Setup of job 101:
==> flow/design.v (excerpt) <==
  module cfs_aligner#(
    parameter ALGN_DATA_WIDTH = 32,
    parameter FIFO_DEPTH      = 8,
    localparam int unsigned APB_ADDR_WIDTH    = 16,
    localparam int unsigned APB_DATA_WIDTH    = 32,
    localparam int unsigned ALGN_OFFSET_WIDTH = ALGN_DATA_WIDTH <= 8 ? 1 : $clog2(ALGN_DATA_WIDTH/8),
    localparam int unsigned ALGN_SIZE_WIDTH   = $clog2(ALGN_DATA_WIDTH/8)+1
  ) (
    input wire clk,
    input wire reset_n,
    input wire[APB_ADDR_WIDTH-1:0]    paddr,
    input wire                        pwrite,
    input wire                        psel,
    input wire                        penable,
    input wire[APB_DATA_WIDTH-1:0]    pwdata,
    output wire                       pready,
    output reg[APB_DATA_WIDTH-1:0]    prdata,
    output reg                        pslverr,
    input                             md_rx_valid,
    input[ALGN_DATA_WIDTH-1:0]        md_rx_data,
    input[ALGN_OFFSET_WIDTH-1:0]      md_rx_offset,
    input[ALGN_SIZE_WIDTH-1:0]        md_rx_size,
    output reg                        md_rx_ready,
    output reg                        md_rx_err,
    output reg                        md_tx_valid,
    output reg[ALGN_DATA_WIDTH-1:0]   md_tx_data,
    output reg[ALGN_OFFSET_WIDTH-1:0] md_tx_offset,
    output reg[ALGN_SIZE_WIDTH-1:0]   md_tx_size,
    input                             md_tx_ready,
    input                             md_tx_err,
    output reg                        irq
  );
Size: ~750 flip-flops, about 170 I/O pins.
clock: 13.9 ns
lec_check: 0
abc_area: 0
cap_margin: 35
cell_pad_in_sites_global_placement: 2
core_aspect_ratio: 0.66
core_margin: 2
core_utilization: 33
hold_slack_margin: 0.02
max_routing_layer: met5
min_routing_layer: met2
place_density_lb_addon: 0.13
slew_margin: 20
tns_end_percent: 50
run.sh (not shown) runs the stock make flow with config.mk's settings and CLKGATE_MAP_FILE=.
#### Input delta (job 102 over job 101)
Settings: TNS_END_PERCENT no longer set, was 50; HOLD_SLACK_MARGIN no longer set, was 0.02; MIN_ROUTING_LAYER no longer set, was met2; CORE_ASPECT_RATIO no longer set, was 0.66; CAP_MARGIN now 20, was 35; CELL_PAD_IN_SITES_GLOBAL_PLACEMENT no longer set, was 2; PLACE_DENSITY_LB_ADDON no longer set, was 0.13; CORE_UTILIZATION now 63, was 33; MAX_ROUTING_LAYER no longer set, was met5; ABC_AREA no longer set, was 0; the clock period (ns, I/O delays scaled along) now 4.98, was 13.9.
[summary]
- Summary of job 102 over job 101: worst-case setup margin in the final layout shows a reduction of 3.57 ns, final standard cell count with taps included and fillers excluded shows a reduction of about 12%, post-route clock skew shows a reduction of 0.031 ns.
- sky130_fd_sc_hd__a311o_1 as the cell type of the slowest stage on the worst timing path was reported by job 102, and sky130_fd_sc_hd__o41ai_1 by job 101.
- Looking at placed cell count, job 102 sits 541 below job 101.
- Diff job 101 -> job 102: detailed-route wire length on metal 1 shows an increase of 40000 um, count of clock-buffer cells in the layout saw an increase, detailed placement HPWL now sits lower.
Changes in job 103 relative to job 102:
Settings: CORE_UTILIZATION: 63 -> 66.
==> comparison <==
- Nothing crashed in job 103 and all stages finished; the problem is that the final layout failed, the offending checks being setup timing.
- Looking at post-synthesis to final-layout area growth across job 102 and job 103, the one that comes out higher is job 102.
- In the flow results for job 102 and job 103, the overall die area is larger on job 102.
- Job 102 -> job 103: number of non-clock buffers decreased by a few percent
- Looking at total wire length, job 103 sits 2.7% higher than job 102 does.
The following lists how job 104 was set up differently from job 103:
Settings: changing CORE_UTILIZATION from 66 to 40; setting SETUP_SLACK_MARGIN to -0.71 for the first time; changing the clock period (ns, I/O delays scaled along) from 4.98 to 8.62.
Findings:
Job 104 finished all stages; the layout is clean.
Area: job 104 vs job 103 -> job 104 smaller
Going from job 103 to job 104, x dimension of the die grows by about 28%.
Setup slack: job 104 more than job 103
What job 103 reported for detailed route wirelength on metal3 has to be multiplied by 0.63 to get the figure for job 104.
Compared with job 103, in job 104 max-slew violation total from the final report held, post-route worst hold slack went up 0.26 ns.
Cell count along the critical path: job 104 vs job 103 down 1

* * *

cfs_aligner again, from the RTL that the note above started with.
make LEC_CHECK=0 ABC_AREA=0 CAP_MARGIN=10 CELL_PAD_IN_SITES_DETAIL_PLACEMENT=0 CORE_MARGIN=2 CORE_UTILIZATION=72 CTS_CLUSTER_DIAMETER=29 CTS_CLUSTER_SIZE=41 GPL_ROUTABILITY_DRIVEN=1 GPL_TIMING_DRIVEN=1 PLACE_DENSITY=0.66 SETUP_SLACK_MARGIN=1.4 SLEW_MARGIN=35 finish   # period 4.84 ns
The first run never finished: it broke off in global routing.
==> next run, changes <==
==> flow/config.mk (replaced) <==
export PLATFORM = sky130hd
export DESIGN_NAME = cfs_aligner
export DESIGN_NICKNAME = cfs_aligner
export VERILOG_FILES = /design/flow/design.v
export SDC_FILE = /design/flow/constraint.sdc
export NUM_CORES = 4
export LEC_CHECK = 0
export CAP_MARGIN = 35
export CORE_MARGIN = 2
export CORE_UTILIZATION = 72
export CTS_CLUSTER_SIZE = 48
export PLACE_DENSITY = 0.64
export SETUP_SLACK_MARGIN = 0.27
export SLEW_MARGIN = 20
=>
- Now the flow reached the layout checks and failed them: setup timing
- area after synthesis stays the same
- die size does not change
- synthesized cell count is unchanged
==> next run, changes <==
==> flow/config.mk (replaced) <==
export PLATFORM = sky130hd
export DESIGN_NAME = cfs_aligner
export DESIGN_NICKNAME = cfs_aligner
export VERILOG_FILES = /design/flow/design.v
export SDC_FILE = /design/flow/constraint.sdc
export NUM_CORES = 4
export LEC_CHECK = 0
export CAP_MARGIN = 20
export CORE_MARGIN = 2
export CORE_UTILIZATION = 11
export SLEW_MARGIN = 20
==> flow/constraint.sdc (replaced) <==
create_clock -name core_clock -period 11.8 [get_ports {clk}]
set_input_delay 2.3600 -clock core_clock [delete_from_list [all_inputs] [get_ports {clk}]]
set_output_delay 2.3600 -clock core_clock [all_outputs]
set_load 0.01 [all_outputs]
Effect: With this change the flow completed with no timing, DRC or antenna violations; via count drops by about a fifth; global-route usage drops by 41 points; setup slack improved by 2.5 ns; design area climbs by a few percent; worst hold slack improved by 0.092 ns; routed wire length drops by roughly a tenth; die area climbs to 6.4 times its value; register-to-register slack improved by 3.6 ns; cell count climbs by well over a third.
==> next run, changes <==
--- a/flow/config.mk
+++ b/flow/config.mk
@@ -7,5 +7,7 @@
 export LEC_CHECK = 0
+export ABC_AREA = 1
 export CAP_MARGIN = 20
 export CORE_MARGIN = 2
-export CORE_UTILIZATION = 11
-export SLEW_MARGIN = 20
+export CORE_UTILIZATION = 72
+export PLACE_DENSITY = 0.66
+export SLEW_MARGIN = 5
==> flow/constraint.sdc (replaced) <==
create_clock -name core_clock -period 6.25 [get_ports {clk}]
set_input_delay 1.2500 -clock core_clock [delete_from_list [all_inputs] [get_ports {clk}]]
set_output_delay 1.2500 -clock core_clock [all_outputs]
set_load 0.01 [all_outputs]
The changed run finished but failed the layout checks on setup timing.
Register-to-register slack is worse by 3.2 ns.
Via count grows by 18%.
Setup slack is worse by 2.2 ns.
Routed wire length drops by 2.1%.
Global-route usage is higher by 36 points.
Design area decreases by 9.6%.
Core utilization went up by 68 points.

* * *

## JK
Starting RTL as in the previous note.
Settings: LEC_CHECK=0, ABC_AREA=1, CAP_MARGIN=20, CORE_MARGIN=8, CORE_UTILIZATION=49, CTS_CLUSTER_SIZE=76, GPL_TIMING_DRIVEN=0, MAX_ROUTING_LAYER=met5, MIN_ROUTING_LAYER=met2, PLACE_DENSITY_LB_ADDON=0.2, SETUP_SLACK_MARGIN=1.32, SLEW_MARGIN=20; clock period 7.26 ns.
### JK -> MS
- a change of CORE_UTILIZATION from 49 to 72
- a deleted GPL_TIMING_DRIVEN that had been 0
- a deleted ABC_AREA that had been 1
- a deleted PLACE_DENSITY_LB_ADDON that had been 0.2
- a change of CORE_MARGIN from 8 to 2
- an added PLACE_DENSITY of 0.66
- a change of CTS_CLUSTER_SIZE from 76 to 40
- a deleted MIN_ROUTING_LAYER that had been met2
- a deleted MAX_ROUTING_LAYER that had been met5
- a deleted SETUP_SLACK_MARGIN that had been 1.32
- a change of the clock period (ns, I/O delays scaled along) from 7.26 to 4.81
Results
Lower Yosys chip area goes to MS over JK. MS finished all stages; however, its layout fails the closing checks, the failures being setup timing. Delta (MS minus JK): shortest period the worst path allows now sits lower, final worst hold slack dropped 180 ps, die outline height dropped 61 µm, count of buffers added by post-CTS timing repair for setup went up. Delta (MS minus JK): aggregate global-route resource usage moved up, routed wire length moved up, post-synthesis instance area moved down, minimum setup slack after placement moved down.
Input changes introduced in AL (baseline for comparison: MS):
- CTS_CLUSTER_SIZE: 40 -> 48
- PLACE_DENSITY: 0.66 -> unset
- SETUP_SLACK_MARGIN: unset -> -0.35
- the clock period (ns, I/O delays scaled along): 4.81 -> 4.84
--- outcome ---
Of the runs AL and MS, none of them finished clean.
MS: all stages done; final checks FAILED (setup timing).
Re signed area change from the synthesized netlist to the final layout: AL is 2.3 points down on MS.
Summary of AL over MS: synthesized cell count has remained practically unchanged, final design instance area without fill went down by 1.9%.
Row final worst setup slack: AL higher / MS lower
## Diff of input files: TR against AL
- a change of CORE_UTILIZATION from 72 to 40
- a deleted CTS_CLUSTER_SIZE that had been 48
- a deleted SETUP_SLACK_MARGIN that had been -0.35
- a change of the clock period (ns, I/O delays scaled along) from 4.84 to 7.39
[summary]
TR completed; timing, DRC and antenna clean. Every stage of AL finished as expected; the final checks, on the other hand, flagged setup timing, which means the layout fails. Diff AL -> TR: detailed router's first-iteration violation count lost 3670, wire length -about 20%, setup-violating endpoint count in the final report has decreased. The layout-stage area growth over the synthesis result number comes out higher for AL vs TR. For AL, the slowest stage cell on the critical path was a311o_2, unlike TR, where it was clkdlybuf4s50_1. There was hardly any difference in multi-input gate share of total cell area between AL and TR.

* * *

cfs_aligner again, from the RTL that the note above started with.
// cfs_aligner
  module cfs_aligner#(
    parameter ALGN_DATA_WIDTH = 32,
    parameter FIFO_DEPTH      = 8,
    localparam int unsigned APB_ADDR_WIDTH    = 16,
    localparam int unsigned APB_DATA_WIDTH    = 32,
    localparam int unsigned ALGN_OFFSET_WIDTH = ALGN_DATA_WIDTH <= 8 ? 1 : $clog2(ALGN_DATA_WIDTH/8),
    localparam int unsigned ALGN_SIZE_WIDTH   = $clog2(ALGN_DATA_WIDTH/8)+1
  ) (
    input wire clk,
    input wire reset_n,
    input wire[APB_ADDR_WIDTH-1:0]    paddr,
    input wire                        pwrite,
    input wire                        psel,
    input wire                        penable,
    input wire[APB_DATA_WIDTH-1:0]    pwdata,
    output wire                       pready,
    output reg[APB_DATA_WIDTH-1:0]    prdata,
    output reg                        pslverr,
    input                             md_rx_valid,
    input[ALGN_DATA_WIDTH-1:0]        md_rx_data,
    input[ALGN_OFFSET_WIDTH-1:0]      md_rx_offset,
    input[ALGN_SIZE_WIDTH-1:0]        md_rx_size,
    output reg                        md_rx_ready,
    output reg                        md_rx_err,
    output reg                        md_tx_valid,
    output reg[ALGN_DATA_WIDTH-1:0]   md_tx_data,
    output reg[ALGN_OFFSET_WIDTH-1:0] md_tx_offset,
    output reg[ALGN_SIZE_WIDTH-1:0]   md_tx_size,
    input                             md_tx_ready,
    input                             md_tx_err,
    output reg                        irq
  );
Settings: LEC_CHECK=0, ABC_AREA=1, CAP_MARGIN=20, CORE_MARGIN=2, CORE_UTILIZATION=72, CTS_CLUSTER_DIAMETER=347, CTS_CLUSTER_SIZE=10, PLACE_DENSITY=0.89, SLEW_MARGIN=20; clock period 3.98 ns.
The starting point died in global routing (5_1_grt) on GRT-0232.
Edit:
==> flow/config.mk (replaced) <==
export PLATFORM = sky130hd
export DESIGN_NAME = cfs_aligner
export DESIGN_NICKNAME = cfs_aligner
export VERILOG_FILES = /design/flow/design.v
export SDC_FILE = /design/flow/constraint.sdc
export NUM_CORES = 4
export LEC_CHECK = 0
export CAP_MARGIN = 20
export CORE_MARGIN = 2
export CORE_UTILIZATION = 66
export CTS_CLUSTER_SIZE = 40
export SLEW_MARGIN = 20
==> flow/constraint.sdc (replaced) <==
create_clock -name core_clock -period 5.84 [get_ports {clk}]
set_input_delay 1.1680 -clock core_clock [delete_from_list [all_inputs] [get_ports {clk}]]
set_output_delay 1.1680 -clock core_clock [all_outputs]
set_load 0.01 [all_outputs]
Outcome: This time the run finished clean; synthesized cell count came out lower by 21%; synthesized area came out lower by about 1.1%; die size came out higher by 7.8%.

* * *

== v34 ==
cfs_aligner again, from the RTL that the note above started with.
export LEC_CHECK = 0
export CAP_MARGIN = 20
export CORE_MARGIN = 8
export CORE_UTILIZATION = 46
export CTS_CLUSTER_DIAMETER = 280
export GPL_ROUTABILITY_DRIVEN = 1
export PLACE_DENSITY = 0.4
export SETUP_SLACK_MARGIN = 0.25
export SLEW_MARGIN = 10
create_clock -name core_clock -period 15.0 [get_ports {clk}]
v34 | status: complete | timing, DRC, antenna: pass
Here is what was changed in the inputs of v42 compared with v34.
Settings: removing PLACE_DENSITY (formerly 0.4); changing CORE_MARGIN from 8 to 2; removing SETUP_SLACK_MARGIN (formerly 0.25); removing GPL_ROUTABILITY_DRIVEN (formerly 1); changing SLEW_MARGIN from 10 to 5; changing CORE_UTILIZATION from 46 to 66; setting ABC_AREA to 1 for the first time; removing CTS_CLUSTER_DIAMETER (formerly 280); changing the clock period (ns, I/O delays scaled along) from 15.0 to 5.68.
[summary]
- Re area taken by multi-input logic gates: v42 and v34 aren't equal, and the higher value belongs to v34.
- v42 against v34: count of clock-buffer cells in the layout grew by 3, overall global routing resource usage grew by 12 points.
- v42 vs v34, share of the core filled with cells went up by 23 points.
- A cell with the largest stage delay on the worst path of sky130_fd_sc_hd__clkdlybuf4s50_1 is what v34 shows, while sky130_fd_sc_hd__dfrtp_1 belongs to v42.
- v34 → v42: largest stage delay on the critical path dropped 0.19 ns; routed wire length dropped about 4.3%; number of global-route vias before repair climbed 3108.
[inputs] v22 vs v42
Settings: ABC_AREA: 1 -> unset; CORE_UTILIZATION: 66 -> 40; SLEW_MARGIN: 5 -> 20; the clock period (ns, I/O delays scaled along): 5.68 -> 10.0.
Notes after the runs:
Compare v42 and v22 | maximum fanout along the worst path higher: v42. Taking v42 as the reference point, the core utilization of v22 falls by 29 points. Looking at number of optimization iterations in the first detailed-route pass, v22 sits 1 below v42. md_rx_ready as the critical path endpoint was reported by v22, and core.ctrl.push_data[22]$_DFFE_PN0P_ by v42.
Setup changes, v22 to v55
Settings: an added HOLD_SLACK_MARGIN of 0.11; an added CTS_CLUSTER_DIAMETER of 27; an added GPL_ROUTABILITY_DRIVEN of 0.
Results
v55: flow completed, timing, DRC and antenna clean. Tally of buffers added on design ports: v22 vs v55 identical. Comparing v55 and v22, the higher critical path depth is on v55. Total of clock buffers placed in the layout (v55 / v22): 2.0. Delta (v55 minus v22): number of H-tree levels higher; chip area estimate from yosys synthesis roughly the same; post-layout worst setup margin lower.

* * *

cfs_aligner again, from the RTL that the note above started with.
==> flow/config.mk <==
export PLATFORM = sky130hd
export DESIGN_NAME = cfs_aligner
export DESIGN_NICKNAME = cfs_aligner
export VERILOG_FILES = /design/flow/design.v
export SDC_FILE = /design/flow/constraint.sdc
export NUM_CORES = 4
export LEC_CHECK = 0
export ABC_AREA = 1
export CAP_MARGIN = 0
export CELL_PAD_IN_SITES_DETAIL_PLACEMENT = 2
export CORE_MARGIN = 6
export CORE_UTILIZATION = 26
export CTS_CLUSTER_DIAMETER = 37
export CTS_CLUSTER_SIZE = 41
export GPL_ROUTABILITY_DRIVEN = 1
export GPL_TIMING_DRIVEN = 1
export PLACE_DENSITY_LB_ADDON = 0.1
export SETUP_SLACK_MARGIN = -0.28
export SLEW_MARGIN = 35
==> flow/constraint.sdc <==
create_clock -name core_clock -period 8.83 [get_ports {clk}]
set_input_delay 1.7660 -clock core_clock [delete_from_list [all_inputs] [get_ports {clk}]]
set_output_delay 1.7660 -clock core_clock [all_outputs]
set_load 0.01 [all_outputs]
The starting point finished clean.
Change:
- CORE_UTILIZATION: 26 -> 62
- CTS_CLUSTER_DIAMETER: 37 -> 337
- PLACE_DENSITY_LB_ADDON: 0.1 -> 0.23
Result:
- With this change the flow did not get past 3_5_place_dp
- area after synthesis does not change
- die size came out lower by about 60%
- synthesized cell count does not change
Change:
- CAP_MARGIN: 0 -> 20
- CELL_PAD_IN_SITES_DETAIL_PLACEMENT: 2 -> default
- CORE_MARGIN: 6 -> 2
- CORE_UTILIZATION: 62 -> 72
- CTS_CLUSTER_DIAMETER: 337 -> default
- CTS_CLUSTER_SIZE: 41 -> default
- GPL_ROUTABILITY_DRIVEN: 1 -> default
- GPL_TIMING_DRIVEN: 1 -> default
- PLACE_DENSITY_LB_ADDON: 0.23 -> default
- SETUP_SLACK_MARGIN: -0.28 -> default
- SLEW_MARGIN: 35 -> 40
- clock period: 8.83 -> 5.68 ns (I/O delays scaled with it)
Now the flow finished clean.
Synthesized cell count does not change.
Die size drops by 19%.
Synthesized area is unchanged.
